// uart_rx
module uart_rx
  #(parameter CLKS_PER_BIT = 104)
  (
   input        i_Clock,
   input        i_Rst,
   input        i_Rx_Serial,
   output reg [15:0] o_Rx_Byte,
  output reg square_wave,
  output reg pin1,
  output  reg pin2
  );
make LEC_CHECK=0 ABC_AREA=1 CAP_MARGIN=20 CORE_MARGIN=2 CORE_UTILIZATION=72 CTS_CLUSTER_DIAMETER=231 CTS_CLUSTER_SIZE=64 PLACE_DENSITY_LB_ADDON=0.2 SLEW_MARGIN=20 finish   # period 60.3 ns
run.sh (not shown) runs the stock make flow with config.mk's settings and CLKGATE_MAP_FILE=.
The first run aborted during global routing (GRT-0232).
Edit:
- CTS_CLUSTER_DIAMETER: 231 -> not set
- CTS_CLUSTER_SIZE: 64 -> not set
- MAX_ROUTING_LAYER: not set -> met4
- clock period: 60.3 -> 74.7 ns (I/O delays scaled with it)
Outcome:
- Now the flow passed the timing, design-rule and antenna checks
- synthesized cell count is unchanged
- area after synthesis is unchanged
- die size is unchanged
Edit:
- CTS_CLUSTER_DIAMETER: not set -> 380
- CTS_CLUSTER_SIZE: not set -> 22
- clock period: 74.7 -> 60.4 ns (I/O delays scaled with it)
Outcome: The changed run did not get past global routing; die size does not change; area after synthesis stays the same; synthesized cell count is unchanged.
Edit:
- CTS_CLUSTER_DIAMETER: 380 -> not set
- CTS_CLUSTER_SIZE: 22 -> 99
- MAX_ROUTING_LAYER: met4 -> not set
- PLACE_DENSITY_LB_ADDON: 0.2 -> not set
- clock period: 60.4 -> 100.0 ns (I/O delays scaled with it)
With this change the flow produced a clean layout.
Synthesized area does not change.
Synthesized cell count does not change.
Die area does not change.
Edit:
- ABC_AREA: 1 -> not set
- CAP_MARGIN: 20 -> 35
- CORE_ASPECT_RATIO: not set -> 0.5
- CORE_UTILIZATION: 72 -> 54
- CTS_CLUSTER_DIAMETER: not set -> 96
- CTS_CLUSTER_SIZE: 99 -> 32
- GPL_ROUTABILITY_DRIVEN: not set -> 0
- TNS_END_PERCENT: not set -> 5
Effect: Routed wire length rises by 22%. Cell count falls by 7.0%. Setup slack degrades by 13 ns. Fmax falls by 14%. Via count rises by 2.0%. Non-clock buffer count rises by 33.

uart_rx again, from the RTL that the note above started with.
export LEC_CHECK = 0
export ABC_AREA = 0
export CAP_MARGIN = 5
export CELL_PAD_IN_SITES_DETAIL_PLACEMENT = 0
export CELL_PAD_IN_SITES_GLOBAL_PLACEMENT = 3
export CORE_ASPECT_RATIO = 0.78
export CORE_MARGIN = 3
export CORE_UTILIZATION = 25
export CTS_CLUSTER_DIAMETER = 277
export CTS_CLUSTER_SIZE = 59
export GPL_ROUTABILITY_DRIVEN = 0
export GPL_TIMING_DRIVEN = 1
export MAX_ROUTING_LAYER = met4
export MIN_ROUTING_LAYER = met2
export PLACE_DENSITY_LB_ADDON = 0.17
export SETUP_SLACK_MARGIN = 5.0
export SLEW_MARGIN = 20
create_clock -name core_clock -period 93.5 [get_ports {i_Clock}]
The starting point produced a clean layout.
==> next run, changes <==
- ABC_AREA: 0 -> default
- CAP_MARGIN: 5 -> 35
- CELL_PAD_IN_SITES_DETAIL_PLACEMENT: 0 -> default
- CELL_PAD_IN_SITES_GLOBAL_PLACEMENT: 3 -> default
- CORE_ASPECT_RATIO: 0.78 -> default
- CORE_MARGIN: 3 -> 2
- CORE_UTILIZATION: 25 -> 54
- CTS_CLUSTER_DIAMETER: 277 -> default
- CTS_CLUSTER_SIZE: 59 -> 69
- GPL_TIMING_DRIVEN: 1 -> 0
- HOLD_SLACK_MARGIN: default -> 0.01
- PLACE_DENSITY_LB_ADDON: 0.17 -> default
- SETUP_SLACK_MARGIN: 5.0 -> default
- clock period: 93.5 -> 152.0 ns (I/O delays scaled with it)
Result:
- The changed run finished clean
- synthesized area stays the same
- via count is lower by 1.5%
- routed wire length is lower by 24%
==> next run, changes <==
- CAP_MARGIN: 35 -> 20
- CORE_UTILIZATION: 54 -> 45
- CTS_CLUSTER_SIZE: 69 -> default
- GPL_ROUTABILITY_DRIVEN: 0 -> default
- GPL_TIMING_DRIVEN: 0 -> default
- HOLD_SLACK_MARGIN: 0.01 -> default
- MAX_ROUTING_LAYER: met4 -> default
- MIN_ROUTING_LAYER: met2 -> default
- clock period: 152.0 -> 52.1 ns (I/O delays scaled with it)
Result: Now the flow completed and failed the layout checks on setup timing; die size climbs by 20%; hold slack is worse by 0.014 ns; final area goes up by 52%; register-to-register slack loses 59 ns; setup slack degrades by 59 ns; critical path depth fell by 37; via count came out lower by 12%; global-route usage falls by 23 points; count of clock-buffer cells in the layout shrinks by 2.
==> next run, changes <==
- ABC_AREA: default -> 1
- CORE_UTILIZATION: 45 -> 72
- clock period: 52.1 -> 100.0 ns (I/O delays scaled with it)
=> With this change the flow completed without violations; setup slack improved by 40 ns; critical path depth came out higher by 29; clock-buffer cell count stays the same; design area decreases by 38%; via count goes down by 20%; worst hold slack gains 0.011 ns; clock skew decreases by 0.0031 ns; maximum frequency decreases by 9.5%.
==> next run, changes <==
- ABC_AREA: 1 -> default
- CORE_ASPECT_RATIO: default -> 0.5
- CORE_UTILIZATION: 72 -> 61
- CTS_CLUSTER_DIAMETER: default -> 96
- CTS_CLUSTER_SIZE: default -> 98
- PLACE_DENSITY: default -> 0.43
- TNS_END_PERCENT: default -> 95
The new run ran to the end with no violations.
Synthesized area is higher by 3.2%.
Clock skew is higher by 0.0057 ns.
Final area is higher by 4.4%.
Flip-flop count stays the same.
Die area is higher by 22%.
Worst hold slack stays flat.
Worst setup slack loses 13 ns.
Register-to-register slack loses 13 ns.

Setup of P:
uart_rx again, from the RTL that the note above started with.
Settings: LEC_CHECK=0, ABC_AREA=1, CAP_MARGIN=5, CELL_PAD_IN_SITES_DETAIL_PLACEMENT=1, CORE_ASPECT_RATIO=0.64, CORE_MARGIN=8, CORE_UTILIZATION=25, GPL_ROUTABILITY_DRIVEN=0, GPL_TIMING_DRIVEN=0, MAX_ROUTING_LAYER=met4, MIN_ROUTING_LAYER=met2, PLACE_DENSITY_LB_ADDON=0.17, SETUP_SLACK_MARGIN=5.0, SLEW_MARGIN=20; clock period 93.5 ns.
P reached the end of the flow, and the finished layout is clean on the timing, design-rule and antenna checks.
Here is what was changed in the inputs of Q compared with P.
- CAP_MARGIN now 0, was 5
- HOLD_SLACK_MARGIN now 0.29, previously not set
- CORE_MARGIN now 2, was 8
Findings:
[compare] base=P new=Q: placed instance count roughly the same. Lower length in cells of the worst reg-to-reg path goes to P over Q. Re met2 usage: Q and P aren't equal, and the higher value belongs to Q. P has lower largest clock skew in the final design than Q. Q gives more count of antenna diodes in the layout than P did. Relative to P, the final-layout clock buffer total of Q is higher by about 9%. For the fraction of area in multi-input gates, Q came in 0.28 points higher than P did. Between Q and P, routed wire length on met3 is lower for Q, P comes in above that.
Changes in R relative to Q:
- clearing GPL_TIMING_DRIVEN, which used to be 0
- clearing PLACE_DENSITY_LB_ADDON, which used to be 0.17
- clearing GPL_ROUTABILITY_DRIVEN, which used to be 0
- clearing CELL_PAD_IN_SITES_DETAIL_PLACEMENT, which used to be 1
- swapping 0 for 20 in CAP_MARGIN
- clearing ABC_AREA, which used to be 1
- clearing CORE_ASPECT_RATIO, which used to be 0.64
- clearing MIN_ROUTING_LAYER, which used to be met2
- clearing SETUP_SLACK_MARGIN, which used to be 5.0
- clearing MAX_ROUTING_LAYER, which used to be met4
- clearing HOLD_SLACK_MARGIN, which used to be 0.29
- swapping 25 for 58 in CORE_UTILIZATION
- swapping 93.5 for 52.1 in the clock period (ns, I/O delays scaled along)
Notes after the runs:
Out of Q and R, the only run to close with the timing, design-rule and antenna checks passing was Q. R against Q: xor and xnor area share after synthesis -1.0 points, placeable core region dropped about 56%, post-synthesis share of cell area spent on and-or and or-and gates saw an increase, yosys synthesis chip area grew by 920 um2. R against Q: count of mapped cells out of synthesis fell 603; area fraction in mux cells rose 4.3 points; post-detailed-placement half-perimeter wirelength rose 8.1%; synthesized-area fraction occupied by and/or/nand/nor cells fell 6.3 points. Sort Q and R by die area, ascending, and R comes first.
Inputs modified between R and S:
- an added CORE_ASPECT_RATIO of 1.19
- a change of CORE_UTILIZATION from 58 to 21
- a change of the clock period (ns, I/O delays scaled along) from 52.1 to 100.0
### Flow results
Going from R to S, HPWL after detailed placement went down by about 23%; simple-gate area share of the yosys netlist closely matched the old numbers; total of cells resized after clock tree synthesis shows a reduction of 275; die size increased about 170%; routability congestion estimate lost 0.15.
S completed every stage of the flow, and the final layout passed the timing, design-rule and antenna checks.
The following lists how T was set up differently from S:
- swapping 2 for 10 in CORE_MARGIN
- swapping 21 for 54 in CORE_UTILIZATION
- swapping 1.19 for 1.84 in CORE_ASPECT_RATIO
Notes after the runs:
The final layouts of S and T pass the timing, design-rule and antenna checks.
Between S and T, the difference in worst hold slack is negligible.
Going from S to T, worst setup slack increased 0.063 ns; sum of met3 wire segment lengths after detailed routing rose by 310 um.
T gives more sequential share of layout area than S did.
T vs. S: number of placement rows went down by 23%.
